[flow/run.sh]
#!/bin/bash
# the make line also repeats each setting of config.mk as NAME=value (left out here)
make -C /OpenROAD-flow-scripts/flow DESIGN_CONFIG=/design/flow/config.mk WORK_HOME=/design/flow/orfs CLKGATE_MAP_FILE= finish
[flow/config.mk]
export PLATFORM = sky130hd
export DESIGN_NAME = scr_search
export DESIGN_NICKNAME = scr_search
export VERILOG_FILES = /design/flow/design.v
export SDC_FILE = /design/flow/constraint.sdc
export NUM_CORES = 4
export LEC_CHECK = 0
export CAP_MARGIN = 20
export CELL_PAD_IN_SITES_DETAIL_PLACEMENT = 0
export CELL_PAD_IN_SITES_GLOBAL_PLACEMENT = 0
export CORE_ASPECT_RATIO = 0.72
export CORE_MARGIN = 2
export CORE_UTILIZATION = 72
export CTS_CLUSTER_DIAMETER = 43
export CTS_CLUSTER_SIZE = 37
export GPL_ROUTABILITY_DRIVEN = 1
export GPL_TIMING_DRIVEN = 0
export HOLD_SLACK_MARGIN = -0.09
export MAX_ROUTING_LAYER = met4
export PLACE_DENSITY_LB_ADDON = 0.04
export SETUP_SLACK_MARGIN = 2.46
export SLEW_MARGIN = 0
[flow/constraint.sdc]
create_clock -name core_clock -period 9.86 [get_ports {clk}]
set_input_delay 1.9720 -clock core_clock [delete_from_list [all_inputs] [get_ports {clk}]]
set_output_delay 1.9720 -clock core_clock [all_outputs]
set_load 0.01 [all_outputs]
[flow/design.v]
`timescale 1ns / 1ps
module scr_search(clk,rst,start,R_fixed,angle1,adder,error,X,Y,done
    );
wire [13:0] R_LUT[255:0];
wire [13:0] tan_LUT[255:0];
wire [3:0] adder_LUT[255:0];
wire [13:0] sind_LUT[19:0];
assign sind_LUT[0]=14'b00000001001001;
assign sind_LUT[1]=14'b00000001010000;
assign sind_LUT[2]=14'b00000001011000;
assign sind_LUT[3]=14'b00000001011111;
assign sind_LUT[4]=14'b00000001100110;
assign sind_LUT[5]=14'b00000001101110;
assign sind_LUT[6]=14'b00000001110101;
assign sind_LUT[7]=14'b00000001111100;
assign sind_LUT[8]=14'b00000010000100;
assign sind_LUT[9]=14'b00000010001011;
assign sind_LUT[10]=14'b00000010010010;
assign sind_LUT[11]=14'b00000010011010;
assign sind_LUT[12]=14'b00000010100001;
assign sind_LUT[13]=14'b00000010101000;
assign sind_LUT[14]=14'b00000010110000;
assign sind_LUT[15]=14'b00000010110111;
assign sind_LUT[16]=14'b00000010111110;
assign sind_LUT[17]=14'b00000011000110;
assign sind_LUT[18]=14'b00000011001101;
assign sind_LUT[19]=14'b00000011010100;
assign R_LUT[0]=14'b000000000000000;
assign R_LUT[1]=14'b000000010000000;
assign R_LUT[2]=14'b000000100000000;
assign R_LUT[3]=14'b000000110000000;
assign R_LUT[4]=14'b000001000000000;
assign R_LUT[5]=14'b000001010000000;
assign R_LUT[6]=14'b000001100000000;
assign R_LUT[7]=14'b000001110000000;
assign R_LUT[8]=14'b000010000000000;
assign R_LUT[9]=14'b000010010000000;
assign R_LUT[10]=14'b00010100000000;
assign R_LUT[11]=14'b00010110000000;
assign R_LUT[12]=14'b00011000000000;
assign R_LUT[13]=14'b00011010000000;
assign R_LUT[14]=14'b00011100000000;
assign R_LUT[15]=14'b00011110000000;
assign R_LUT[16]=14'b00000010000000;
assign R_LUT[17]=14'b00000010110101;
assign R_LUT[18]=14'b00000100011110;
assign R_LUT[19]=14'b00000110010100;
assign R_LUT[20]=14'b00001000001111;
assign R_LUT[21]=14'b00001010001100;
assign R_LUT[22]=14'b00001100001010;
assign R_LUT[23]=14'b00001110001001;
assign R_LUT[24]=14'b00010000000111;
assign R_LUT[25]=14'b00010010000111;
assign R_LUT[26]=14'b00010100000110;
assign R_LUT[27]=14'b00010110000101;
assign R_LUT[28]=14'b00011000000101;
assign R_LUT[29]=14'b00011010000100;
assign R_LUT[30]=14'b00011100000100;
assign R_LUT[31]=14'b00011110000100;
assign R_LUT[32]=14'b00000100000000;
assign R_LUT[33]=14'b00000100011110;
assign R_LUT[34]=14'b00000101101010;
assign R_LUT[35]=14'b00000111001101;
assign R_LUT[36]=14'b00001000111100;
assign R_LUT[37]=14'b00001010110001;
assign R_LUT[38]=14'b00001100101001;
assign R_LUT[39]=14'b00001110100011;
assign R_LUT[40]=14'b00010000011111;
assign R_LUT[41]=14'b00010010011100;
assign R_LUT[42]=14'b00010100011001;
assign R_LUT[43]=14'b00010110010111;
assign R_LUT[44]=14'b00011000010101;
assign R_LUT[45]=14'b00011010010011;
assign R_LUT[46]=14'b00011100010010;
assign R_LUT[47]=14'b00011110010000;
assign R_LUT[48]=14'b00000110000000;
assign R_LUT[49]=14'b00000110010100;
assign R_LUT[50]=14'b00000111001101;
assign R_LUT[51]=14'b00001000011111;
assign R_LUT[52]=14'b00001010000000;
assign R_LUT[53]=14'b00001011101010;
assign R_LUT[54]=14'b00001101011010;
assign R_LUT[55]=14'b00001111001110;
assign R_LUT[56]=14'b00010001000101;
assign R_LUT[57]=14'b00010010111110;
assign R_LUT[58]=14'b00010100111000;
assign R_LUT[59]=14'b00010110110011;
assign R_LUT[60]=14'b00011000101111;
assign R_LUT[61]=14'b00011010101011;
assign R_LUT[62]=14'b00011100101000;
assign R_LUT[63]=14'b00011110100110;
assign R_LUT[64]=14'b00001000000000;
assign R_LUT[65]=14'b00001000001111;
assign R_LUT[66]=14'b00001000111100;
assign R_LUT[67]=14'b00001010000000;
assign R_LUT[68]=14'b00001011010100;
assign R_LUT[69]=14'b00001100110011;
assign R_LUT[70]=14'b00001110011011;
assign R_LUT[71]=14'b00010000000111;
assign R_LUT[72]=14'b00010001111000;
assign R_LUT[73]=14'b00010011101100;
assign R_LUT[74]=14'b00010101100010;
assign R_LUT[75]=14'b00010111011010;
assign R_LUT[76]=14'b00011001010011;
assign R_LUT[77]=14'b00011011001100;
assign R_LUT[78]=14'b00011101000111;
assign R_LUT[79]=14'b00011111000011;
assign R_LUT[80]=14'b00001010000000;
assign R_LUT[81]=14'b00001010001100;
assign R_LUT[82]=14'b00001010110001;
assign R_LUT[83]=14'b00001011101010;
assign R_LUT[84]=14'b00001100110011;
assign R_LUT[85]=14'b00001110001001;
assign R_LUT[86]=14'b00001111100111;
assign R_LUT[87]=14'b00010001001101;
assign R_LUT[88]=14'b00010010110111;
assign R_LUT[89]=14'b00010100100101;
assign R_LUT[90]=14'b00010110010111;
assign R_LUT[91]=14'b00011000001010;
assign R_LUT[92]=14'b00011010000000;
assign R_LUT[93]=14'b00011011110110;
assign R_LUT[94]=14'b00011101101110;
assign R_LUT[95]=14'b00011111100111;
assign R_LUT[96]=14'b00001100000000;
assign R_LUT[97]=14'b00001100001010;
assign R_LUT[98]=14'b00001100101001;
assign R_LUT[99]=14'b00001101011010;
assign R_LUT[100]=14'b00001110011011;
assign R_LUT[101]=14'b00001111100111;
assign R_LUT[102]=14'b00010000111110;
assign R_LUT[103]=14'b00010010011100;
assign R_LUT[104]=14'b00010100000000;
assign R_LUT[105]=14'b00010101101000;
assign R_LUT[106]=14'b00010111010100;
assign R_LUT[107]=14'b00011001000011;
assign R_LUT[108]=14'b00011010110101;
assign R_LUT[109]=14'b00011100101000;
assign R_LUT[110]=14'b00011110011101;
assign R_LUT[111]=14'b00100000010011;
assign R_LUT[112]=14'b00001110000000;
assign R_LUT[113]=14'b00001110001001;
assign R_LUT[114]=14'b00001110100011;
assign R_LUT[115]=14'b00001111001110;
assign R_LUT[116]=14'b00010000000111;
assign R_LUT[117]=14'b00010001001101;
assign R_LUT[118]=14'b00010010011100;
assign R_LUT[119]=14'b00010011110011;
assign R_LUT[120]=14'b00010101010000;
assign R_LUT[121]=14'b00010110110011;
assign R_LUT[122]=14'b00011000011010;
assign R_LUT[123]=14'b00011010000100;
assign R_LUT[124]=14'b00011011110010;
assign R_LUT[125]=14'b00011101100001;
assign R_LUT[126]=14'b00011111010011;
assign R_LUT[127]=14'b00100001000110;
assign R_LUT[128]=14'b00010000000000;
assign R_LUT[129]=14'b00010000000111;
assign R_LUT[130]=14'b00010000011111;
assign R_LUT[131]=14'b00010001000101;
assign R_LUT[132]=14'b00010001111000;
assign R_LUT[133]=14'b00010010110111;
assign R_LUT[134]=14'b00010100000000;
assign R_LUT[135]=14'b00010101010000;
assign R_LUT[136]=14'b00010110101000;
assign R_LUT[137]=14'b00011000000101;
assign R_LUT[138]=14'b00011001100111;
assign R_LUT[139]=14'b00011011001100;
assign R_LUT[140]=14'b00011100110110;
assign R_LUT[141]=14'b00011110100001;
assign R_LUT[142]=14'b00100000001111;
assign R_LUT[143]=14'b00100010000000;
assign R_LUT[144]=14'b00010010000000;
assign R_LUT[145]=14'b00010010000111;
assign R_LUT[146]=14'b00010010011100;
assign R_LUT[147]=14'b00010010111110;
assign R_LUT[148]=14'b00010011101100;
assign R_LUT[149]=14'b00010100100101;
assign R_LUT[150]=14'b00010101101000;
assign R_LUT[151]=14'b00010110110011;
assign R_LUT[152]=14'b00011000000101;
assign R_LUT[153]=14'b00011001011101;
assign R_LUT[154]=14'b00011010111010;
assign R_LUT[155]=14'b00011100011011;
assign R_LUT[156]=14'b00011110000000;
assign R_LUT[157]=14'b00011111100111;
assign R_LUT[158]=14'b00100001010010;
assign R_LUT[159]=14'b00100010111111;
assign R_LUT[160]=14'b00010100000000;
assign R_LUT[161]=14'b00010100000110;
assign R_LUT[162]=14'b00010100011001;
assign R_LUT[163]=14'b00010100111000;
assign R_LUT[164]=14'b00010101100010;
assign R_LUT[165]=14'b00010110010111;
assign R_LUT[166]=14'b00010111010100;
assign R_LUT[167]=14'b00011000011010;
assign R_LUT[168]=14'b00011001100111;
assign R_LUT[169]=14'b00011010111010;
assign R_LUT[170]=14'b00011100010010;
assign R_LUT[171]=14'b00011101101110;
assign R_LUT[172]=14'b00011111001111;
assign R_LUT[173]=14'b00100000110011;
assign R_LUT[174]=14'b00100010011010;
assign R_LUT[175]=14'b00100100000011;
assign R_LUT[176]=14'b00010110000000;
assign R_LUT[177]=14'b00010110000101;
assign R_LUT[178]=14'b00010110010111;
assign R_LUT[179]=14'b00010110110011;
assign R_LUT[180]=14'b00010111011010;
assign R_LUT[181]=14'b00011000001010;
assign R_LUT[182]=14'b00011001000011;
assign R_LUT[183]=14'b00011010000100;
assign R_LUT[184]=14'b00011011001100;
assign R_LUT[185]=14'b00011100011011;
assign R_LUT[186]=14'b00011101101110;
assign R_LUT[187]=14'b00011111000111;
assign R_LUT[188]=14'b00100000100011;
assign R_LUT[189]=14'b00100010000011;
assign R_LUT[190]=14'b00100011100110;
assign R_LUT[191]=14'b00100101001100;
assign R_LUT[192]=14'b00011000000000;
assign R_LUT[193]=14'b00011000000101;
assign R_LUT[194]=14'b00011000010101;
assign R_LUT[195]=14'b00011000101111;
assign R_LUT[196]=14'b00011001010011;
assign R_LUT[197]=14'b00011010000000;
assign R_LUT[198]=14'b00011010110101;
assign R_LUT[199]=14'b00011011110010;
assign R_LUT[200]=14'b00011100110110;
assign R_LUT[201]=14'b00011110000000;
assign R_LUT[202]=14'b00011111001111;
assign R_LUT[203]=14'b00100000100011;
assign R_LUT[204]=14'b00100001111100;
assign R_LUT[205]=14'b00100011011000;
assign R_LUT[206]=14'b00100100111000;
assign R_LUT[207]=14'b00100110011010;
assign R_LUT[208]=14'b00011010000000;
assign R_LUT[209]=14'b00011010000100;
assign R_LUT[210]=14'b00011010010011;
assign R_LUT[211]=14'b00011010101011;
assign R_LUT[212]=14'b00011011001100;
assign R_LUT[213]=14'b00011011110110;
assign R_LUT[214]=14'b00011100101000;
assign R_LUT[215]=14'b00011101100001;
assign R_LUT[216]=14'b00011110100001;
assign R_LUT[217]=14'b00011111100111;
assign R_LUT[218]=14'b00100000110011;
assign R_LUT[219]=14'b00100010000011;
assign R_LUT[220]=14'b00100011011000;
assign R_LUT[221]=14'b00100100110001;
assign R_LUT[222]=14'b00100110001101;
assign R_LUT[223]=14'b00100111101100;
assign R_LUT[224]=14'b00011100000000;
assign R_LUT[225]=14'b00011100000100;
assign R_LUT[226]=14'b00011100010010;
assign R_LUT[227]=14'b00011100101000;
assign R_LUT[228]=14'b00011101000111;
assign R_LUT[229]=14'b00011101101110;
assign R_LUT[230]=14'b00011110011101;
assign R_LUT[231]=14'b00011111010011;
assign R_LUT[232]=14'b00100000001111;
assign R_LUT[233]=14'b00100001010010;
assign R_LUT[234]=14'b00100010011010;
assign R_LUT[235]=14'b00100011100110;
assign R_LUT[236]=14'b00100100111000;
assign R_LUT[237]=14'b00100110001101;
assign R_LUT[238]=14'b00100111100110;
assign R_LUT[239]=14'b00101001000010;
assign R_LUT[240]=14'b00011110000000;
assign R_LUT[241]=14'b00011110000100;
assign R_LUT[242]=14'b00011110010000;
assign R_LUT[243]=14'b00011110100110;
assign R_LUT[244]=14'b00011111000011;
assign R_LUT[245]=14'b00011111100111;
assign R_LUT[246]=14'b00100000010011;
assign R_LUT[247]=14'b00100001000110;
assign R_LUT[248]=14'b00100010000000;
assign R_LUT[249]=14'b00100010111111;
assign R_LUT[250]=14'b00100100000011;
assign R_LUT[251]=14'b00100101001100;
assign R_LUT[252]=14'b00100110011010;
assign R_LUT[253]=14'b00100111101100;
assign R_LUT[254]=14'b00101001000010;
assign R_LUT[255]=14'b00101010011011;
assign adder_LUT[0]=4'b0010;
assign adder_LUT[1]=4'b0010;
assign adder_LUT[2]=4'b0011;
assign adder_LUT[3]=4'b0010;
assign adder_LUT[4]=4'b0011;
assign adder_LUT[5]=4'b0011;
assign adder_LUT[6]=4'b0100;
assign adder_LUT[7]=4'b0010;
assign adder_LUT[8]=4'b0011;
assign adder_LUT[9]=4'b0011;
assign adder_LUT[10]=4'b0100;
assign adder_LUT[11]=4'b0011;
assign adder_LUT[12]=4'b0100;
assign adder_LUT[13]=4'b0100;
assign adder_LUT[14]=4'b0101;
assign adder_LUT[15]=4'b0010;
assign adder_LUT[16]=4'b0010;
assign adder_LUT[17]=4'b0010;
assign adder_LUT[18]=4'b0011;
assign adder_LUT[19]=4'b0010;
assign adder_LUT[20]=4'b0011;
assign adder_LUT[21]=4'b0011;
assign adder_LUT[22]=4'b0100;
assign adder_LUT[23]=4'b0010;
assign adder_LUT[24]=4'b0011;
assign adder_LUT[25]=4'b0011;
assign adder_LUT[26]=4'b0100;
assign adder_LUT[27]=4'b011;
assign adder_LUT[28]=4'b0100;
assign adder_LUT[29]=4'b0100;
assign adder_LUT[30]=4'b0101;
assign adder_LUT[31]=4'b0010;
assign adder_LUT[32]=4'b0011;
assign adder_LUT[33]=4'b0011;
assign adder_LUT[34]=4'b0100;
assign adder_LUT[35]=4'b0011;
assign adder_LUT[36]=4'b0100;
assign adder_LUT[37]=4'b0100;
assign adder_LUT[38]=4'b0101;
assign adder_LUT[39]=4'b0011;
assign adder_LUT[40]=4'b0100;
assign adder_LUT[41]=4'b0100;
assign adder_LUT[42]=4'b0101;
assign adder_LUT[43]=4'b0100;
assign adder_LUT[44]=4'b0101;
assign adder_LUT[45]=4'b0101;
assign adder_LUT[46]=4'b0110;
assign adder_LUT[47]=4'b0011;
assign adder_LUT[48]=4'b0010;
assign adder_LUT[49]=4'b0010;
assign adder_LUT[50]=4'b0011;
assign adder_LUT[51]=4'b0010;
assign adder_LUT[52]=4'b0011;
assign adder_LUT[53]=4'b0011;
assign adder_LUT[54]=4'b0100;
assign adder_LUT[55]=4'b0010;
assign adder_LUT[56]=4'b0011;
assign adder_LUT[57]=4'b0011;
assign adder_LUT[58]=4'b0100;
assign adder_LUT[59]=4'b0011;
assign adder_LUT[60]=4'b0100;
assign adder_LUT[61]=4'b0100;
assign adder_LUT[62]=4'b0101;
assign adder_LUT[63]=4'b0010;
assign adder_LUT[64]=4'b0011;
assign adder_LUT[65]=4'b0011;
assign adder_LUT[66]=4'b0100;
assign adder_LUT[67]=4'b0011;
assign adder_LUT[68]=4'b0100;
assign adder_LUT[69]=4'b0100;
assign adder_LUT[70]=4'b0101;
assign adder_LUT[71]=4'b0011;
assign adder_LUT[72]=4'b0100;
assign adder_LUT[73]=4'b0100;
assign adder_LUT[74]=4'b0101;
assign adder_LUT[75]=4'b0100;
assign adder_LUT[76]=4'b0101;
assign adder_LUT[77]=4'b0101;
assign adder_LUT[78]=4'b0110;
assign adder_LUT[79]=4'b0011;
assign adder_LUT[80]=4'b0011;
assign adder_LUT[81]=4'b0011;
assign adder_LUT[82]=4'b0100;
assign adder_LUT[83]=4'b0011;
assign adder_LUT[84]=4'b0100;
assign adder_LUT[85]=4'b0100;
assign adder_LUT[86]=4'b0101;
assign adder_LUT[87]=4'b0011;
assign adder_LUT[88]=4'b0100;
assign adder_LUT[89]=4'b0100;
assign adder_LUT[90]=4'b0101;
assign adder_LUT[91]=4'b0100;
assign adder_LUT[92]=4'b0101;
assign adder_LUT[93]=4'b0101;
assign adder_LUT[94]=4'b0110;
assign adder_LUT[95]=4'b0011;
assign adder_LUT[96]=4'b0100;
assign adder_LUT[97]=4'b0100;
assign adder_LUT[98]=4'b0101;
assign adder_LUT[99]=4'b0100;
assign adder_LUT[100]=4'b0101;
assign adder_LUT[101]=4'b0101;
assign adder_LUT[102]=4'b0110;
assign adder_LUT[103]=4'b0100;
assign adder_LUT[104]=4'b0101;
assign adder_LUT[105]=4'b0101;
assign adder_LUT[106]=4'b0110;
assign adder_LUT[107]=4'b0101;
assign adder_LUT[108]=4'b0110;
assign adder_LUT[109]=4'b0110;
assign adder_LUT[110]=4'b0111;
assign adder_LUT[111]=4'b0100;
assign adder_LUT[112]=4'b0010;
assign adder_LUT[113]=4'b0010;
assign adder_LUT[114]=4'b0011;
assign adder_LUT[115]=4'b0010;
assign adder_LUT[116]=4'b0011;
assign adder_LUT[117]=4'b0011;
assign adder_LUT[118]=4'b0100;
assign adder_LUT[119]=4'b0010;
assign adder_LUT[120]=4'b0011;
assign adder_LUT[121]=4'b0011;
assign adder_LUT[122]=4'b0100;
assign adder_LUT[123]=4'b0011;
assign adder_LUT[124]=4'b0100;
assign adder_LUT[125]=4'b0100;
assign adder_LUT[126]=4'b0101;
assign adder_LUT[127]=4'b0010;
assign adder_LUT[128]=4'b0011;
assign adder_LUT[129]=4'b0011;
assign adder_LUT[130]=4'b0100;
assign adder_LUT[131]=4'b0011;
assign adder_LUT[132]=4'b0100;
assign adder_LUT[133]=4'b0100;
assign adder_LUT[134]=4'b0101;
assign adder_LUT[135]=4'b0011;
assign adder_LUT[136]=4'b0100;
assign adder_LUT[137]=4'b0100;
assign adder_LUT[138]=4'b0101;
assign adder_LUT[139]=4'b0100;
assign adder_LUT[140]=4'b0101;
assign adder_LUT[141]=4'b0101;
assign adder_LUT[142]=4'b0110;
assign adder_LUT[143]=4'b0011;
assign adder_LUT[144]=4'b0011;
assign adder_LUT[145]=4'b0011;
assign adder_LUT[146]=4'b0100;
assign adder_LUT[147]=4'b0011;
assign adder_LUT[148]=4'b0100;
assign adder_LUT[149]=4'b0100;
assign adder_LUT[150]=4'b0101;
assign adder_LUT[151]=4'b0011;
assign adder_LUT[152]=4'b0100;
assign adder_LUT[153]=4'b0100;
assign adder_LUT[154]=4'b0101;
assign adder_LUT[155]=4'b0100;
assign adder_LUT[156]=4'b0101;
assign adder_LUT[157]=4'b0101;
assign adder_LUT[158]=4'b0110;
assign adder_LUT[159]=4'b0011;
assign adder_LUT[160]=4'b0100;
assign adder_LUT[161]=4'b0100;
assign adder_LUT[162]=4'b0101;
assign adder_LUT[163]=4'b0100;
assign adder_LUT[164]=4'b0101;
assign adder_LUT[165]=4'b0101;
assign adder_LUT[166]=4'b0110;
assign adder_LUT[167]=4'b0100;
assign adder_LUT[168]=4'b0101;
assign adder_LUT[169]=4'b0101;
assign adder_LUT[170]=4'b0110;
assign adder_LUT[171]=4'b0101;
assign adder_LUT[172]=4'b0110;
assign adder_LUT[173]=4'b0110;
assign adder_LUT[174]=4'b0111;
assign adder_LUT[175]=4'b0100;
assign adder_LUT[176]=4'b0011;
assign adder_LUT[177]=4'b0011;
assign adder_LUT[178]=4'b0100;
assign adder_LUT[179]=4'b0011;
assign adder_LUT[180]=4'b0100;
assign adder_LUT[181]=4'b0100;
assign adder_LUT[182]=4'b0101;
assign adder_LUT[183]=4'b0011;
assign adder_LUT[184]=4'b0100;
assign adder_LUT[185]=4'b0100;
assign adder_LUT[186]=4'b0101;
assign adder_LUT[187]=4'b0100;
assign adder_LUT[188]=4'b0101;
assign adder_LUT[189]=4'b0101;
assign adder_LUT[190]=4'b0110;
assign adder_LUT[191]=4'b0011;
assign adder_LUT[192]=4'b0100;
assign adder_LUT[193]=4'b0100;
assign adder_LUT[194]=4'b0101;
assign adder_LUT[195]=4'b0100;
assign adder_LUT[196]=4'b0101;
assign adder_LUT[197]=4'b0101;
assign adder_LUT[198]=4'b0110;
assign adder_LUT[199]=4'b0100;
assign adder_LUT[200]=4'b0101;
assign adder_LUT[201]=4'b0101;
assign adder_LUT[202]=4'b0110;
assign adder_LUT[203]=4'b0101;
assign adder_LUT[204]=4'b0110;
assign adder_LUT[205]=4'b0110;
assign adder_LUT[206]=4'b0111;
assign adder_LUT[207]=4'b0100;
assign adder_LUT[208]=4'b0100;
assign adder_LUT[209]=4'b0100;
assign adder_LUT[210]=4'b0101;
assign adder_LUT[211]=4'b0100;
assign adder_LUT[212]=4'b0101;
assign adder_LUT[213]=4'b0101;
assign adder_LUT[214]=4'b0110;
assign adder_LUT[215]=4'b0100;
assign adder_LUT[216]=4'b0101;
assign adder_LUT[217]=4'b0101;
assign adder_LUT[218]=4'b0110;
assign adder_LUT[219]=4'b0101;
assign adder_LUT[220]=4'b0110;
assign adder_LUT[221]=4'b0110;
assign adder_LUT[222]=4'b0111;
assign adder_LUT[223]=4'b0100;
assign adder_LUT[224]=4'b0101;
assign adder_LUT[225]=4'b0101;
assign adder_LUT[226]=4'b0110;
assign adder_LUT[227]=4'b0101;
assign adder_LUT[228]=4'b0110;
assign adder_LUT[229]=4'b0110;
assign adder_LUT[230]=4'b0111;
assign adder_LUT[231]=4'b0101;
assign adder_LUT[232]=4'b0110;
assign adder_LUT[233]=4'b0110;
assign adder_LUT[234]=4'b0111;
assign adder_LUT[235]=4'b0110;
assign adder_LUT[236]=4'b0111;
assign adder_LUT[237]=4'b0111;
assign adder_LUT[238]=4'b1000;
assign adder_LUT[239]=4'b0101;
assign adder_LUT[240]=4'b0010;
assign adder_LUT[241]=4'b0010;
assign adder_LUT[242]=4'b00011;
assign adder_LUT[243]=4'b0010;
assign adder_LUT[244]=4'b0011;
assign adder_LUT[245]=4'b0011;
assign adder_LUT[246]=4'b0100;
assign adder_LUT[247]=4'b0010;
assign adder_LUT[248]=4'b0011;
assign adder_LUT[249]=4'b0011;
assign adder_LUT[250]=4'b0100;
assign adder_LUT[251]=4'b0011;
assign adder_LUT[252]=4'b0100;
assign adder_LUT[253]=4'b0100;
assign adder_LUT[254]=4'b0101;
assign adder_LUT[255]=4'b0010;
assign tan_LUT[0]=14'b10110100000000;
assign tan_LUT[1]=14'b10110100000000;
assign tan_LUT[2]=14'b10110100000000;
assign tan_LUT[3]=14'b10110100000000;
assign tan_LUT[4]=14'b10110100000000;
assign tan_LUT[5]=14'b10110100000000;
assign tan_LUT[6]=14'b10110100000000;
assign tan_LUT[7]=14'b10110100000000;
assign tan_LUT[8]=14'b10110100000000;
assign tan_LUT[9]=14'b10110100000000;
assign tan_LUT[10]=14'b10110100000000;
assign tan_LUT[11]=14'b10110100000000;
assign tan_LUT[12]=14'b10110100000000;
assign tan_LUT[13]=14'b10110100000000;
assign tan_LUT[14]=14'b10110100000000;
assign tan_LUT[15]=14'b10110100000000;
assign tan_LUT[16]=14'b00000000000000;
assign tan_LUT[17]=14'b01011010000000;
assign tan_LUT[18]=14'b01111110110111;
assign tan_LUT[19]=14'b10001111001000;
assign tan_LUT[20]=14'b10010111111011;
assign tan_LUT[21]=14'b10011101011000;
assign tan_LUT[22]=14'b10100001000100;
assign tan_LUT[23]=14'b10100011101111;
assign tan_LUT[24]=14'b10100101110000;
assign tan_LUT[25]=14'b10100111010100;
assign tan_LUT[26]=14'b10101000100101;
assign tan_LUT[27]=14'b10101001100111;
assign tan_LUT[28]=14'b10101010011110;
assign tan_LUT[29]=14'b10101011001100;
assign tan_LUT[30]=14'b10101011110101;
assign tan_LUT[31]=14'b10101100010111;
assign tan_LUT[32]=14'b00000000000000;
assign tan_LUT[33]=14'b00110101001000;
assign tan_LUT[34]=14'b01011010000000;
assign tan_LUT[35]=14'b01110000100111;
assign tan_LUT[36]=14'b01111110110111;
assign tan_LUT[37]=14'b10001000011001;
assign tan_LUT[38]=14'b10001111001000;
assign tan_LUT[39]=14'b10010100000110;
assign tan_LUT[40]=14'b10010111111011;
assign tan_LUT[41]=14'b10011010111100;
assign tan_LUT[42]=14'b10011101011000;
assign tan_LUT[43]=14'b10011111011000;
assign tan_LUT[44]=14'b10100001000100;
assign tan_LUT[45]=14'b10100010100000;
assign tan_LUT[46]=14'b10100011101111;
assign tan_LUT[47]=14'b10100100110011;
assign tan_LUT[48]=14'b00000000000000;
assign tan_LUT[49]=14'b00100100110111;
assign tan_LUT[50]=14'b01000011011000;
assign tan_LUT[51]=14'b01011010000000;
assign tan_LUT[52]=14'b01101010010000;
assign tan_LUT[53]=14'b01110110000100;
assign tan_LUT[54]=14'b01111110110111;
assign tan_LUT[55]=14'b10000101100110;
assign tan_LUT[56]=14'b10001010111000;
assign tan_LUT[57]=14'b10001111001000;
assign tan_LUT[58]=14'b10010010100110;
assign tan_LUT[59]=14'b10010101011111;
assign tan_LUT[60]=14'b10010111111011;
assign tan_LUT[61]=14'b10011010000000;
assign tan_LUT[62]=14'b10011011110011;
assign tan_LUT[63]=14'b10011101011000;
assign tan_LUT[64]=14'b00000000000000;
assign tan_LUT[65]=14'b00011100000100;
assign tan_LUT[66]=14'b00110101001000;
assign tan_LUT[67]=14'b01001001101111;
assign tan_LUT[68]=14'b01011010000000;
assign tan_LUT[69]=14'b01100110101011;
assign tan_LUT[70]=14'b01110000100111;
assign tan_LUT[71]=14'b01111000100000;
assign tan_LUT[72]=14'b01111110110111;
assign tan_LUT[73]=14'b10000100000100;
assign tan_LUT[74]=14'b10001000011001;
assign tan_LUT[75]=14'b10001100000010;
assign tan_LUT[76]=14'b10001111001000;
assign tan_LUT[77]=14'b10010001110010;
assign tan_LUT[78]=14'b10010100000110;
assign tan_LUT[79]=14'b10010110001000;
assign tan_LUT[80]=14'b00000000000000;
assign tan_LUT[81]=14'b00010110100111;
assign tan_LUT[82]=14'b00101011100110;
assign tan_LUT[83]=14'b00111101111011;
assign tan_LUT[84]=14'b01001101010100;
assign tan_LUT[85]=14'b01011010000000;
assign tan_LUT[86]=14'b01100100011000;
assign tan_LUT[87]=14'b01101100111011;
assign tan_LUT[88]=14'b01110011111111;
assign tan_LUT[89]=14'b01111001111001;
assign tan_LUT[90]=14'b01111110110111;
assign tan_LUT[91]=14'b10000011000111;
assign tan_LUT[92]=14'b10000110110000;
assign tan_LUT[93]=14'b10001001111011;
assign tan_LUT[94]=14'b10001100101100;
assign tan_LUT[95]=14'b10001111001000;
assign tan_LUT[96]=14'b00000000000000;
assign tan_LUT[97]=14'b00010010111011;
assign tan_LUT[98]=14'b00100100110111;
assign tan_LUT[99]=14'b00110101001000;
assign tan_LUT[100]=14'b01000011011000;
assign tan_LUT[101]=14'b01001111100111;
assign tan_LUT[102]=14'b01011010000000;
assign tan_LUT[103]=14'b01100010110011;
assign tan_LUT[104]=14'b01101010010000;
assign tan_LUT[105]=14'b01110000100111;
assign tan_LUT[106]=14'b01110110000100;
assign tan_LUT[107]=14'b01111010110001;
assign tan_LUT[108]=14'b01111110110111;
assign tan_LUT[109]=14'b10000010011100;
assign tan_LUT[110]=14'b10000101100110;
assign tan_LUT[111]=14'b10001000011001;
assign tan_LUT[112]=14'b00000000000000;
assign tan_LUT[113]=14'b00010000010000;
assign tan_LUT[114]=14'b00011111111001;
assign tan_LUT[115]=14'b00101110011001;
assign tan_LUT[116]=14'b00111011011111;
assign tan_LUT[117]=14'b01000111000100;
assign tan_LUT[118]=14'b01010001001100;
assign tan_LUT[119]=14'b01011010000000;
assign tan_LUT[120]=14'b01100001101000;
assign tan_LUT[121]=14'b01101000010000;
assign tan_LUT[122]=14'b01101110000001;
assign tan_LUT[123]=14'b01110011000011;
assign tan_LUT[124]=14'b01110111011111;
assign tan_LUT[125]=14'b01111011011001;
assign tan_LUT[126]=14'b01111110110111;
assign tan_LUT[127]=14'b10000001111101;
assign tan_LUT[128]=14'b00000000000000;
assign tan_LUT[129]=14'b00001110010000;
assign tan_LUT[130]=14'b00011100000100;
assign tan_LUT[131]=14'b00101001000111;
assign tan_LUT[132]=14'b00110101001000;
assign tan_LUT[133]=14'b01000000000000;
assign tan_LUT[134]=14'b01001001101111;
assign tan_LUT[135]=14'b01010010010111;
assign tan_LUT[136]=14'b01011010000000;
assign tan_LUT[137]=14'b01100000101110;
assign tan_LUT[138]=14'b01100110101011;
assign tan_LUT[139]=14'b01101011111100;
assign tan_LUT[140]=14'b01110000100111;
assign tan_LUT[141]=14'b01110100110010;
assign tan_LUT[142]=14'b01111000100000;
assign tan_LUT[143]=14'b01111011110110;
assign tan_LUT[144]=14'b00000000000000;
assign tan_LUT[145]=14'b00001100101011;
assign tan_LUT[146]=14'b00011001000011;
assign tan_LUT[147]=14'b00100100110111;
assign tan_LUT[148]=14'b00101111111011;
assign tan_LUT[149]=14'b00111010000110;
assign tan_LUT[150]=14'b01000011011000;
assign tan_LUT[151]=14'b01001011110000;
assign tan_LUT[152]=14'b01010011010001;
assign tan_LUT[153]=14'b01011010000000;
assign tan_LUT[154]=14'b01100000000001;
assign tan_LUT[155]=14'b01100101011010;
assign tan_LUT[156]=14'b01101010010000;
assign tan_LUT[157]=14'b01101110100111;
assign tan_LUT[158]=14'b01110010100001;
assign tan_LUT[159]=14'b01110110000100;
assign tan_LUT[160]=14'b00000000000000;
assign tan_LUT[161]=14'b00001011011010;
assign tan_LUT[162]=14'b00010110100111;
assign tan_LUT[163]=14'b00100001011001;
assign tan_LUT[164]=14'b00101011100110;
assign tan_LUT[165]=14'b00110101001000;
assign tan_LUT[166]=14'b00111101111011;
assign tan_LUT[167]=14'b01000101111110;
assign tan_LUT[168]=14'b01001101010100;
assign tan_LUT[169]=14'b01010011111110;
assign tan_LUT[170]=14'b01011010000000;
assign tan_LUT[171]=14'b01011111011100;
assign tan_LUT[172]=14'b01100100011000;
assign tan_LUT[173]=14'b01101000110111;
assign tan_LUT[174]=14'b01101100111011;
assign tan_LUT[175]=14'b01110000100111;
assign tan_LUT[176]=14'b00000000000000;
assign tan_LUT[177]=14'b00001010011000;
assign tan_LUT[178]=14'b00010100100111;
assign tan_LUT[179]=14'b00011110100000;
assign tan_LUT[180]=14'b00100111111101;
assign tan_LUT[181]=14'b00110000111000;
assign tan_LUT[182]=14'b00111001001110;
assign tan_LUT[183]=14'b01000000111100;
assign tan_LUT[184]=14'b01001000000011;
assign tan_LUT[185]=14'b01001110100101;
assign tan_LUT[186]=14'b01010100100011;
assign tan_LUT[187]=14'b01011010000000;
assign tan_LUT[188]=14'b01011110111110;
assign tan_LUT[189]=14'b01100011100001;
assign tan_LUT[190]=14'b01100111101011;
assign tan_LUT[191]=14'b01101011011111;
assign tan_LUT[192]=14'b00000000000000;
assign tan_LUT[193]=14'b00001001100001;
assign tan_LUT[194]=14'b00010010111011;
assign tan_LUT[195]=14'b00011100000100;
assign tan_LUT[196]=14'b00100100110111;
assign tan_LUT[197]=14'b00101101001111;
assign tan_LUT[198]=14'b00110101001000;
assign tan_LUT[199]=14'b00111100100000;
assign tan_LUT[200]=14'b01000011011000;
assign tan_LUT[201]=14'b01001001101111;
assign tan_LUT[202]=14'b01001111100111;
assign tan_LUT[203]=14'b01010101000001;
assign tan_LUT[204]=14'b01011010000000;
assign tan_LUT[205]=14'b01011110100101;
assign tan_LUT[206]=14'b01100010110011;
assign tan_LUT[207]=14'b01100110101011;
assign tan_LUT[208]=14'b00000000000000;
assign tan_LUT[209]=14'b00001000110011;
assign tan_LUT[210]=14'b00010001011111;
assign tan_LUT[211]=14'b00011001111111;
assign tan_LUT[212]=14'b00100010001101;
assign tan_LUT[213]=14'b00101010000100;
assign tan_LUT[214]=14'b00110001100011;
assign tan_LUT[215]=14'b00111000100110;
assign tan_LUT[216]=14'b00111111001101;
assign tan_LUT[217]=14'b01000101011000;
assign tan_LUT[218]=14'b01001011001000;
assign tan_LUT[219]=14'b01010000011110;
assign tan_LUT[220]=14'b01010101011010;
assign tan_LUT[221]=14'b01011010000000;
assign tan_LUT[222]=14'b01011110001111;
assign tan_LUT[223]=14'b01100010001010;
assign tan_LUT[224]=14'b00000000000000;
assign tan_LUT[225]=14'b00001000001010;
assign tan_LUT[226]=14'b00010000010000;
assign tan_LUT[227]=14'b00011000001100;
assign tan_LUT[228]=14'b00011111111001;
assign tan_LUT[229]=14'b00100111010011;
assign tan_LUT[230]=14'b00101110011001;
assign tan_LUT[231]=14'b00110101001000;
assign tan_LUT[232]=14'b00111011011111;
assign tan_LUT[233]=14'b01000001011110;
assign tan_LUT[234]=14'b01000111000100;
assign tan_LUT[235]=14'b01001100010100;
assign tan_LUT[236]=14'b01010001001100;
assign tan_LUT[237]=14'b01010101110000;
assign tan_LUT[238]=14'b01011010000000;
assign tan_LUT[239]=14'b01011101111100;
assign tan_LUT[240]=14'b00000000000000;
assign tan_LUT[241]=14'b00000111101000;
assign tan_LUT[242]=14'b00001111001100;
assign tan_LUT[243]=14'b00010110100111;
assign tan_LUT[244]=14'b00011101110111;
assign tan_LUT[245]=14'b00100100110111;
assign tan_LUT[246]=14'b00101011100110;
assign tan_LUT[247]=14'b00110010000010;
assign tan_LUT[248]=14'b00111000001001;
assign tan_LUT[249]=14'b00111101111011;
assign tan_LUT[250]=14'b01000011011000;
assign tan_LUT[251]=14'b01001000100000;
assign tan_LUT[252]=14'b01001101010100;
assign tan_LUT[253]=14'b01010001110101;
assign tan_LUT[254]=14'b01010110000011;
assign tan_LUT[255]=14'b01011010000000;
input clk;
input rst;
input start;
input [13:0] R_fixed ;
input [13:0] angle1;
input [3:0] adder;
input [4:0] error;
output [3:0] X;
output [3:0] Y;
output done;
reg [13:0] data_outR; 
reg [13:0] data_outtan; 
reg [3:0] data_outadder; 
reg [7:0] count;
reg [9:0] globalcount;
reg [13:0] temp;
reg [3:0] X;
reg [3:0] Y;
reg [13:0] temp_tan;
reg busy;
reg done;
always@(posedge clk)
begin
	if(rst)
	begin
		busy = 1'b0;
		done = 1'b0;
	end
	else if(!busy)
	begin
		if(start)
		begin
			busy = 1'b1;
			done = 1'b0;
			count = 8'b00000000;
			globalcount = 10'b0000000000;
			temp_tan = 14'b11111111111111;
			X = 4'b0000;
			Y = 4'b0000;
		end
	end
	else if(globalcount < 764)
	begin
	globalcount=globalcount+1;
	if(globalcount==1 || globalcount==4 || globalcount==7 || globalcount==10 || globalcount==13 || globalcount==16 || globalcount==19 || globalcount==22 || globalcount==25 || globalcount==28 || globalcount==31 || globalcount==34 || globalcount==37 || globalcount==40 || globalcount==43 || globalcount==46 || globalcount==49 || globalcount==52 || globalcount==55 || globalcount==58 || globalcount==61 || globalcount==64 || globalcount==67 || globalcount==70 || globalcount==73 || globalcount==76 || globalcount==79 || globalcount==82 || globalcount==85 || globalcount==88 || globalcount==91 || globalcount==94 || globalcount==97 ||globalcount==100 || globalcount==103 || globalcount==106 || globalcount==109 || globalcount==112 || globalcount==115 || globalcount==118 || globalcount==121 || globalcount==124 || globalcount==127 || globalcount==130 || globalcount==133 || globalcount==136 || globalcount==139 || globalcount==142 || globalcount==145 || globalcount==148 || globalcount==151 || globalcount==154 || globalcount==157 || globalcount==160 || globalcount==163 || globalcount==166 || globalcount==169 || globalcount==172 || globalcount==175 || globalcount==178 || globalcount==181 || globalcount==184 || globalcount==187 || globalcount==190 || globalcount==193 || globalcount==196 || globalcount==199 || globalcount==202 || globalcount==205 || globalcount==208 || globalcount==211 || globalcount==214 || globalcount==217 || globalcount==220 || globalcount==223 || globalcount==226 || globalcount==229 || globalcount==232 || globalcount==235 || globalcount==238 || globalcount==241 || globalcount==244 || globalcount==247 || globalcount==250 || globalcount==253 || globalcount==256 || globalcount==259 || globalcount==262 || globalcount==265 || globalcount==268 || globalcount==271 || globalcount==274 || globalcount==277 || globalcount==280 || globalcount==283 || globalcount==286 || globalcount==289 || globalcount==292 || globalcount==295 || globalcount==298 || globalcount==301 || globalcount==304 || globalcount==307 || globalcount==310 || globalcount==313 || globalcount==316 || globalcount==319 || globalcount==322 || globalcount==325 || globalcount==328 || globalcount==331 || globalcount==334 || globalcount==337 || globalcount==340 || globalcount==343 || globalcount==346 || globalcount==349 || globalcount==352 || globalcount==355 || globalcount==358 || globalcount==361 || globalcount==364 || globalcount==367 || globalcount==370 || globalcount==373 || globalcount==376 || globalcount==379 || globalcount==382 || globalcount==385 || globalcount==388 || globalcount==391 || globalcount==394 || globalcount==397 || globalcount==400 || globalcount==403 || globalcount==406 || globalcount==409 || globalcount==412 || globalcount==415 || globalcount==418 || globalcount==421 || globalcount==424 || globalcount==427 || globalcount==430 || globalcount==433 || globalcount==436 || globalcount==439 || globalcount==442 || globalcount==445 || globalcount==448 || globalcount==451 || globalcount==454 || globalcount==457 || globalcount==460 || globalcount==463 ||globalcount==466 || globalcount==469 || globalcount==472 || globalcount==475 || globalcount==478 || globalcount==481 || globalcount==484 || globalcount==487 || globalcount==490 || globalcount==493 || globalcount==496 || globalcount==499 || globalcount==502 || globalcount==505 || globalcount==508 || globalcount==511 || globalcount==514 || globalcount==517 || globalcount==520 || globalcount==523 || globalcount==526 || globalcount==529 || globalcount==532 || globalcount==535 || globalcount==538 || globalcount==541 || globalcount==544 || globalcount==547 || globalcount==550 || globalcount==553 || globalcount==556 || globalcount==559 || globalcount==562 || globalcount==565 || globalcount==568 || globalcount==571 || globalcount==574 || globalcount==577 || globalcount==580 || globalcount==583 || globalcount==586 || globalcount==589 || globalcount==592 || globalcount==595 || globalcount==598 || globalcount==601 || globalcount==604 || globalcount==607 || globalcount==610 || globalcount==613 || globalcount==616 || globalcount==619 || globalcount==622 || globalcount==625 || globalcount==628 || globalcount==631 || globalcount==634 || globalcount==637 || globalcount==640 || globalcount==643 || globalcount==646 || globalcount==649 || globalcount==652 || globalcount==655 || globalcount==658 || globalcount==661 || globalcount==664 || globalcount==667 || globalcount==670 || globalcount==673 || globalcount==676 || globalcount==679 || globalcount==682 || globalcount==685 || globalcount==688 || globalcount==691 || globalcount==694 || globalcount==697 || globalcount==700 || globalcount==703 || globalcount==706 || globalcount==709 || globalcount==712 || globalcount==715 || globalcount==718 || globalcount==721 || globalcount==724 || globalcount==727 || globalcount==730 ||globalcount==733 ||globalcount==736 || globalcount==739 || globalcount==742 || globalcount==745 || globalcount==748 || globalcount==751 || globalcount==754 || globalcount==757 || globalcount==760 || globalcount==763) 
	begin
		count = count + 8'b00000001;
		data_outR = R_LUT[count];
		data_outadder = adder_LUT[count];
		data_outtan = tan_LUT[count];
		temp=(data_outtan>angle1)?(data_outtan-angle1):(angle1-data_outtan);
		if(data_outR < R_fixed  && data_outadder < adder && (temp)< sind_LUT[error])
		begin
			if ( temp < temp_tan  ) 
			begin
				  temp_tan=temp;
				  X[3:0] = count[7:4];
				  Y[3:0] = count[3:0];
			end
			end	
		end
	end
	else
	begin
		busy = 1'b0;
		done = 1'b1;
	end
end
endmodule
==> results of run 1 <==
-- metrics by stage --
| stage | hold WS, ns | instances | utilization |
|---|---|---|---|
| after CTS | 0.530 | 2183 | 0.973 |
| after detailed placement | 0.498 | 2043 | 0.805 |
| after global placement | 0.484 | 2042 | 0.805 |
| after floorplan | 0.515 | 1792 | - |
-- metal layers --
metal,track usage,GRT overflow
met1,1.59,2628
met2,1.76,2779
met3,1.22,781
met4,1.00,328
met5,-,-
-- repair_timing --
| action | in CTS |
|---|---|
| pin swaps | 79 |
| cloned | 4 |
| buffers inserted | 128 |
| setup endpoints to repair | 25 |
| gates resized | 360 |
==> deck_impl_summary.md, run 1 <==
Run Summary

Synth
  • Multiplexer share of the synthesized area: 0.0191
  • Prevailing post-synth register cell: edfxtp_1
  • Post-Syn Nets: 1905
  • Synth cell types: 100
  • Yosys stat area: 12000 µm²
  • # Cells Yosys: 1792
  • Top cells by count: 161 x nor2_1, 159 x nand2_1, 135 x a21oi_1
  • Number of enable flip-flop cells: roughly 40
  • Comb area leader: AND-OR/OR-AND gates
  • Mean Syn Cell Area: 6.68 µm²
  • Synth flops: ~42
  • Synth warnings: 1
  • Seq/Total Area, Yosys: 0.104
  • Cell count after synthesis: roughly 1800
  • Area leader, netlist: edfxtp_1
  • Mapped Area: approximately 12000 µm²
  • Area share, top type: 0.100
  • Simple-Gate Fraction of Synth Area: 0.336
  • Aoi/oai-family share of the synthesized area: 0.355
  • Xor/xnor share: 0.0282
  • Post-synthesis adder-cell area fraction: 0.0776
  • Asr flop ratio synth: 0
  • Most common cell in the netlist: nor2_1
  • Top area cell types: edfxtp_1 10%, ha_1 7.4%, a21oi_1 5.6%

Placement
  • Final GP Congestion: 1.87
  • DP Worst Slack: -0.658 ns
  • Placement-stage cell area: 12900 µm²
  • Detail Placement HPWL: 51800 µm
  • Port Buffer Count: 45

Clock network
  • Clock Tree Buf Depth: 2
  • Total CTS buffers: 5
  • CTS HTree Levels: 2
  • CTS Hold Bufs: 0
  • CTS Root Buffer Type: clkbuf_16
  • Clock Sinks: 42

Floorplan
  • DIE HEIGHT: 113 µm
  • Init Core Util: 0.746
  • IO Pins: 49
  • Row cnt: 39
  • Core Footprint: 16100 µm²
  • Die Span X: 156 µm
  • Full die area: 17700 µm²

GRT
  • Grt total ovfl: 6516
  • Overall routing resource usage: 1.48

Run status
  • Failed at: global routing (5_1_grt)
  • Tool error: [ERROR GRT-0116] Global routing finished with congestion. Check the congestion regions in the DRC Viewer.
  • Status: did not finish
==> inputs of run 2 (changes only) <==
ABC_AREA = 1   (was not set)
CELL_PAD_IN_SITES_DETAIL_PLACEMENT = not set   (was 0)
CELL_PAD_IN_SITES_GLOBAL_PLACEMENT = not set   (was 0)
CORE_ASPECT_RATIO = not set   (was 0.72)
CTS_CLUSTER_DIAMETER = 372   (was 43)
CTS_CLUSTER_SIZE = 99   (was 37)
GPL_ROUTABILITY_DRIVEN = not set   (was 1)
GPL_TIMING_DRIVEN = not set   (was 0)
HOLD_SLACK_MARGIN = not set   (was -0.09)
MAX_ROUTING_LAYER = not set   (was met4)
PLACE_DENSITY = 0.45   (was not set)
PLACE_DENSITY_LB_ADDON = not set   (was 0.04)
SETUP_SLACK_MARGIN = not set   (was 2.46)
SLEW_MARGIN = 20   (was 0)
clock period = 2.63 ns   (was 9.86 ns; I/O delays follow)
==> run 2 against run 1 <==
Net effect: the run fails in detailed placement (3_5_place_dp); area after synthesis is 3.8% lower; synthesized cell count grew 21%; die area is 3.8% lower.
==> deck_impl_summary.md, run 2 <==
Run Summary

Synth
  • Aoi/oai-family share of the synthesized area: 0.0736
  • Area share, top type: 0.213
  • Asr flop ratio synth: 0
  • Simple-Gate Fraction of Synth Area: 0.593
  • Synth warnings: 1
  • Area leader, netlist: nand2_1
  • Cell count after synthesis: 2166
  • Synth flops: 42
  • Comb area leader: simple AND/OR/NAND/NOR gates
  • Prevailing post-synth register cell: edfxtp_1
  • Top area cell types: nand2_1 21%, nor2_1 12%, edfxtp_1 10%
  • Post-synthesis adder-cell area fraction: 0.0806
  • Mean Syn Cell Area: 5.32 µm²
  • Post-Syn Nets: 2279
  • Seq/Total Area, Yosys: 0.108
  • Number of enable flip-flop cells: about 40
  • Synth cell types: between 50 and 60
  • Yosys stat area: 11500 µm²
  • Most common cell in the netlist: nand2_1
  • Mapped Area: about 12000 µm²
  • Xor/xnor share: 0.0190
  • # Cells Yosys: 2166
  • Multiplexer share of the synthesized area: 0
  • Top cells by count: 654 x nand2_1, 356 x nor2_1, 308 x inv_1

Run status
  • Failed at: detailed placement (3_5_place_dp)
  • Tool error: [ERROR DPL-0038] Utilization greater than 100%, impossible to legalize
  • Status: did not finish

Floorplan
  • Die Span X: 130 µm
  • Init Core Util: 0.730
  • DIE HEIGHT: 130 µm
  • Row cnt: 46
  • Core Footprint: 15800 µm²
  • Full die area: approximately 17000 µm²
  • IO Pins: a little under 50

Placement
  • Final GP Congestion: 1.64
  • Port Buffer Count: 48
run 2: stage by stage:
step	area (µm²)	TNS (ns)
after global placement	19200	-114.47
after floorplan	12100	-84.23
==> inputs of run 3 (changes only) <==
ABC_AREA = not set   (was 1)
CORE_UTILIZATION = 25   (was 72)
CTS_CLUSTER_DIAMETER = not set   (was 372)
CTS_CLUSTER_SIZE = not set   (was 99)
GPL_TIMING_DRIVEN = 0   (was not set)
SLEW_MARGIN = 5   (was 20)
clock period = 11.1 ns   (was 2.63 ns; I/O delays follow)
==> run 3 against run 2 <==
Net effect: now clean on timing, DRC and antenna; synthesized cell count is 17% lower; area after synthesis is 4.0% higher; die area went up to 2.9 times the previous value.
==> deck_impl_summary.md, run 3 <==
Flow Results at a Glance

Run status
  • Status: no timing/DRC/antenna violations

Critical path
  • Crit path launch type: flip-flop
  • WP buf/inv: 8
  • Crit end category: flip-flop
  • Largest delay share family, worst path: AND-OR/OR-AND gates
  • R2R depth: 35
  • Critical setup path kind: reg -> reg
  • Largest stage delay on the critical path: about 0.62 ns
  • Crit path max fanout: 14
  • Worst path required time: 11.10 ns
  • Crit. path cell count: 35
  • Start point of the critical path: count[0]
  • Slowest CP cell: a2111oi_1
  • Reg2Reg Setup Slack: 0.27 ns
  • Worst Setup EP: X[0]
  • R2R Path End: X[0]
  • CP arrival: 10.83 ns
  • Reg2reg start: count[0]

GRT
  • Overall routing resource usage: 0.422
  • Initial antenna violation count: 10
  • Grt total ovfl: 0
  • First-pass GRT wire length: 145000 µm
  • Vias in the first global route: 16900
  • Largest net degree at the start of global routing: 15

Power and ir drop
  • Clock power frac: 0.080
  • Pwr/cell area: 151 nW/µm²
  • Comb group: 0.00175 W
  • Clock net power: 0.000170 W
  • Max power group: combinational cells
  • Leakage power: 5.44 nW
  • Tot Pwr: ~0.0021 W
  • Switching power: 0.00123 W
  • Pint: about 0.0009 W
  • Max VDD drop: 0.0691 mV
  • Sw Ratio: 0.578
  • Flop pwr share: 0.100
  • P_seq: 0.000212 W
  • Combinational power share: 0.820

Final timing
  • Final Critical Period: 10.83 ns
  • Fmax: 92.3 MHz
  • Worst slew pin tran: between 1 and 1.5 ns
  • Final hold vios: 0
  • Final setup fails: 0
  • Setup TNS: 0 ns
  • Clk_skew: 0.00517 ns
  • Count of final max-slew check failures: 0
  • Setup ws final: 0.266 ns
  • Max_slew headroom: 0.0432
  • Cycle use final: 0.976

Job
  • Tool warnings: 47
  • Max-cap violations: 0

Detailed routing
  • DRT Pass-1 Iters: 6
  • Vias: around 18000
  • Vias per inst: 7.19
  • Initial DRC count: 2729
  • WL per Instance: 43.2 µm
  • Routed WL: 108000 µm
  • Detailed-route DRC error count: 0
  • Post-route ant nets: 0

Floorplan
  • Die Span X: 223 µm
  • DIE HEIGHT: 223 µm
  • IO Pins: 49
  • Core Footprint: 47500 µm²
  • Row cnt: 80
  • Init Core Util: 0.252
  • Full die area: 49700 µm²

Synth
  • Simple-Gate Fraction of Synth Area: 0.336
  • Prevailing post-synth register cell: edfxtp_1
  • Synth cell types: 100
  • Aoi/oai-family share of the synthesized area: 0.355
  • Number of enable flip-flop cells: 40
  • Mean Syn Cell Area: about 6.7 µm²
  • Synth warnings: 1
  • Synth flops: around 42
  • Seq/Total Area, Yosys: 0.104
  • Post-Syn Nets: 1905
  • Cell count after synthesis: 1792
  • Area leader, netlist: edfxtp_1
  • Most common cell in the netlist: nor2_1
  • Mapped Area: around 12000 µm²
  • Multiplexer share of the synthesized area: 0.0191
  • Top cells by count: 161 x nor2_1, 159 x nand2_1, 135 x a21oi_1
  • Top area cell types: edfxtp_1 10%, ha_1 7.4%, a21oi_1 5.6%
  • Post-synthesis adder-cell area fraction: 0.0776
  • Yosys stat area: 12000 µm²
  • Area share, top type: 0.100
  • Xor/xnor share: 0.0282
  • Comb area leader: AND-OR/OR-AND gates
  • # Cells Yosys: 1792
  • Asr flop ratio synth: 0

Clock network
  • CTS tree: yes
  • Clock Tree Buf Depth: 2
  • Clock Sinks: 42
  • CTS Root Buffer Type: clkbuf_16
  • CTS HTree Levels: 2
  • Total CTS buffers: 5
  • Clk latency of the worst-skew pair: 0.29 ns
  • CTS Hold Bufs: 0
  • Clock transition at path regs: 0.06 ns

Placement
  • Detail Placement HPWL: between 80000 and 90000 µm
  • DP Worst Slack: -1.17 ns
  • Port Buffer Count: 45
  • Post-Place Cells: 2468
  • Final GP Congestion: 1.06

Worst hold path
  • Hold/Removal Path Class: reg -> reg
  • Min-delay src: done
  • WHS Path Cells: 2
  • Hold EP: done

Finish
  • Net count, final: 1989
  • Area grow syn2layout: 17.4%
  • Fin cells: 2499
## run 3: layout make-up
class                      instances  area (µm²)
tap                              615         769
timing repair buffer              77         716
buffer                           164         747
multi-input combinational       1516       10100
clock inverter                     3        43.8
clock buffer                       5         125
antenna                            7        17.5
sequential                        42        1240
inverter                          70         263
fill                            5370       33500
## run 3: timing repair
action                                 4_1_cts  5_1_grt
pin swaps                                    2        6
endpoints found under the hold margin        0        0
resized                                     46       71
buffers inserted                             4        9
setup endpoints to repair                   22       22
## run 3: stage by stage
| step | instance area, µm² | hold WS (ns) | utilization |
|---|---|---|---|
| floorplan | 12000 | 0.515 | - |
| global placement | 13200 | 0.487 | 0.277 |
| detailed placement | 13400 | 0.498 | 0.281 |
| CTS | 13700 | 0.508 | 0.289 |
| global route | 14000 | 0.517 | 0.295 |
| finish | 14100 | 0.502 | 0.296 |
## run 3: per-layer routing
metal  GRT usage  wire (µm)  up-vias
met5           0         65        -
met1       0.516      41000     8755
met2       0.625      44000     1578
li1            -          -     7120
met3       0.111      11900      499
met4       0.334      11100        8
==> inputs of run 4 (changes only) <==
ABC_AREA = 1   (was not set)
CORE_UTILIZATION = 62   (was 25)
CTS_CLUSTER_DIAMETER = 398   (was not set)
CTS_CLUSTER_SIZE = 98   (was not set)
GPL_TIMING_DRIVEN = not set   (was 0)
SLEW_MARGIN = 20   (was 5)
clock period = 5.71 ns   (was 11.1 ns; I/O delays follow)
==> run 4 against run 3 <==
Net effect: the flow now stops in clock tree synthesis (4_1_cts); synthesized cell count rose by 21%; die area fell by 60%; area after synthesis fell by 3.8%.
==> deck_impl_summary.md, run 4 <==
Run Summary

Run status
  • Tool error: [ERROR DPL-0038] Utilization greater than 100%, impossible to legalize
  • Status: did not finish
  • Failed at: clock tree synthesis (4_1_cts)

Synth
  • Aoi/oai-family share of the synthesized area: 0.0736
  • Mapped Area: 11500 µm²
  • Top cells by count: 654 x nand2_1, 356 x nor2_1, 308 x inv_1
  • Synth cell types: 55
  • Xor/xnor share: 0.0190
  • Asr flop ratio synth: 0
  • Area share, top type: 0.213
  • Most common cell in the netlist: nand2_1
  • Yosys stat area: 11500 µm²
  • Number of enable flip-flop cells: 40
  • Synth warnings: 1
  • Post-Syn Nets: 2279
  • Seq/Total Area, Yosys: 0.108
  • Post-synthesis adder-cell area fraction: 0.0806
  • Synth flops: 42
  • Area leader, netlist: nand2_1
  • Mean Syn Cell Area: ~5.3 µm²
  • Multiplexer share of the synthesized area: 0
  • # Cells Yosys: 2166
  • Cell count after synthesis: 2166
  • Prevailing post-synth register cell: edfxtp_1
  • Comb area leader: simple AND/OR/NAND/NOR gates
  • Simple-Gate Fraction of Synth Area: 0.593
  • Top area cell types: nand2_1 21%, nor2_1 12%, edfxtp_1 10%

Placement
  • Final GP Congestion: about 1.6
  • Detail Placement HPWL: 64800 µm
  • Post-Place Cells: around 3000
  • DP Worst Slack: -1.76 ns
  • Port Buffer Count: about 48

Floorplan
  • IO Pins: about 49
  • Core Footprint: 18100 µm²
  • Die Span X: 140 µm
  • Full die area: ~20000 µm²
  • Row cnt: 49
  • Init Core Util: 0.637
  • DIE HEIGHT: roughly 140 µm
run 4: stage by stage:
stage               total power, W  cell area, µm²
floorplan                  0.00174           11700
global placement           0.00265           17100
detailed placement         0.00291           17100
==> inputs of run 5 (changes only) <==
ABC_AREA = not set   (was 1)
CELL_PAD_IN_SITES_DETAIL_PLACEMENT = 0   (was not set)
CELL_PAD_IN_SITES_GLOBAL_PLACEMENT = 0   (was not set)
CORE_ASPECT_RATIO = 1.68   (was not set)
CORE_UTILIZATION = 30   (was 62)
CTS_CLUSTER_DIAMETER = 379   (was 398)
CTS_CLUSTER_SIZE = 100   (was 98)
GPL_ROUTABILITY_DRIVEN = 1   (was not set)
MAX_ROUTING_LAYER = met5   (was not set)
PLACE_DENSITY = not set   (was 0.45)
SETUP_SLACK_MARGIN = -0.62   (was not set)
SLEW_MARGIN = 0   (was 20)
TNS_END_PERCENT = 5   (was not set)
clock period = 6.58 ns   (was 5.71 ns; I/O delays follow)
==> run 5 against run 4 <==
Net effect: now fails the layout checks on max-slew violations, negative setup slack; area after synthesis increased by 4.0%; synthesized cell count fell by 17%; die area rose by 110%.
==> deck_impl_summary.md, run 5 <==
Flow Results at a Glance

Run status
  • Status: finished with violations
  • SO Faults: max-slew violations, negative setup slack

Synth
  • Post-synthesis adder-cell area fraction: 0.0776
  • Prevailing post-synth register cell: edfxtp_1
  • Simple-Gate Fraction of Synth Area: 0.336
  • Synth cell types: 100
  • # Cells Yosys: 1792
  • Xor/xnor share: 0.0282
  • Post-Syn Nets: roughly 1900
  • Yosys stat area: approximately 12000 µm²
  • Asr flop ratio synth: 0
  • Seq/Total Area, Yosys: 0.104
  • Mapped Area: 12000 µm²
  • Top cells by count: 161 x nor2_1, 159 x nand2_1, 135 x a21oi_1
  • Comb area leader: AND-OR/OR-AND gates
  • Number of enable flip-flop cells: 40
  • Synth warnings: 1
  • Top area cell types: edfxtp_1 10%, ha_1 7.4%, a21oi_1 5.6%
  • Cell count after synthesis: ~1800
  • Synth flops: ~42
  • Most common cell in the netlist: nor2_1
  • Area leader, netlist: edfxtp_1
  • Multiplexer share of the synthesized area: 0.0191
  • Mean Syn Cell Area: around 6.7 µm²
  • Aoi/oai-family share of the synthesized area: 0.355
  • Area share, top type: 0.100

Placement
  • Detail Placement HPWL: 89400 µm
  • Placement-stage cell area: 19100 µm²
  • DP Worst Slack: -2.49 ns
  • Port Buffer Count: around 48
  • Final GP Congestion: 1.24

Critical path
  • Crit path max fanout: 12
  • Reg2reg start: count[0]
  • Worst Setup EP: temp_tan[9]
  • Crit path launch type: flip-flop
  • Worst path required time: 6.59 ns
  • Start point of the critical path: count[0]
  • Crit end category: flip-flop
  • R2R Path End: temp_tan[9]
  • CP arrival: around 9 ns
  • Critical setup path kind: reg -> reg
  • Reg2Reg Setup Slack: -2.23 ns
  • WP buf/inv: 7
  • Crit. path cell count: 36
  • R2R depth: 36
  • Largest stage delay on the critical path: 0.49 ns
  • Slowest CP cell: or3_4
  • Largest delay share family, worst path: AND-OR/OR-AND gates

Floorplan
  • Init Core Util: 0.305
  • DIE HEIGHT: roughly 260 µm
  • Die Span X: roughly 160 µm
  • Full die area: between 40000 and 50000 µm²
  • IO Pins: 49
  • Core Footprint: around 39000 µm²
  • Row cnt: ~94

Worst hold path
  • Hold/Removal Path Class: reg -> reg
  • Min-delay src: done
  • WHS Path Cells: 2
  • Hold EP: done

Detailed routing
  • WL per Instance: roughly 38 µm
  • Vias: 21700
  • Routed WL: about 120000 µm
  • Vias per inst: 7.05
  • DRT Pass-1 Iters: 10
  • Initial DRC count: 3985
  • Post-route ant nets: 0
  • Detailed-route DRC error count: 0

GRT
  • Largest net degree at the start of global routing: 23
  • Vias in the first global route: approximately 21000
  • Overall routing resource usage: 0.552
  • Grt total ovfl: 0
  • Initial antenna violation count: 17
  • First-pass GRT wire length: between 150000 and 200000 µm

Power and ir drop
  • Sw Ratio: 0.506
  • Pint: 0.00233 W
  • Clock power frac: 0.062
  • Flop pwr share: 0.078
  • Pwr/cell area: 232 nW/µm²
  • Clock net power: slightly below 0.0003 W
  • Max power group: combinational cells
  • Max VDD drop: 0.240 mV
  • P_seq: 0.000368 W
  • Leakage power: 9.21 nW
  • Comb group: 0.00406 W
  • Combinational power share: 0.860
  • Switching power: around 0.0024 W

Finish
  • Number of fill cells: 4011
  • Area grow syn2layout: 69.6%
  • Fin area: between 20000 and 25000 µm²
  • Net count, final: 2653

Final timing
  • Final Critical Period: 8.81 ns
  • Setup ws final: -2.23 ns
  • Final hold vios: 0
  • RSZ-0062 raised after global routing: yes
  • Cycle use final: 1.34
  • Final setup fails: 27
  • Max_slew headroom: -0.0457
  • Setup TNS: -49.66 ns
  • Clk_skew: between 0.005 and 0.006 ns
  • Fmax: 113 MHz
  • Worst slew pin tran: 1.57 ns
  • Count of final max-slew check failures: 2

Job
  • Max-cap violations: 0
  • Tool warnings: 52

Clock network
  • Clock Tree Buf Depth: 2
  • CTS Root Buffer Type: clkbuf_16
  • Total CTS buffers: 5
  • CTS HTree Levels: 2
  • Clock transition at path regs: roughly 0.070 ns
  • Clock Sinks: 42
  • CTS tree: yes
  • Clk latency of the worst-skew pair: 0.29 ns
  • CTS Hold Bufs: 0
run 5: stage by stage:
stage                util  std cells  power [W]  hold WS, ns
floorplan               -       1792    0.00214        0.515
global placement    0.485       3035    0.00392        0.486
detailed placement  0.485       3036    0.00400        0.516
CTS                 0.499       3049    0.00440        0.528
global route        0.516       3074    0.00493        0.537
finish              0.517       3084    0.00472        0.521
run 5: what timing repair did:
item | 4_1_cts | 5_1_grt
pin swaps | 14 | 34
resized | 71 | 103
buffers inserted | 6 | 19
setup endpoints to repair | 23 | 23
gates cloned | 0 | 2
run 5: layout make-up:
cell class / count / area (µm²) / share of cell area
Inverter: 70 / 263 / 0.0129
Timing Repair Buffer: 905 / 7300 / 0.360
Clock buffer: 5 / 125 / 0.00616
Multi-Input combinational cell: 1516 / 10600 / 0.524
Sequential cell: 42 / 1240 / 0.0611
Tap cell: 528 / 661 / 0.0325
Antenna cell: 15 / 37.5 / 0.00185
Clock inverter: 3 / 43.8 / 0.00216
run 5: routing by layer:
layer	GRT usage	up-vias	part of all wire
li1	-	8467	-
met1	0.522	10000	0.30
met2	0.808	2166	0.42
met3	0.279	1085	0.13
met4	0.595	2	0.15
met5	0.0427	-	0.00049
Power figures rest on the tool's default switching activity, not on a simulated workload.
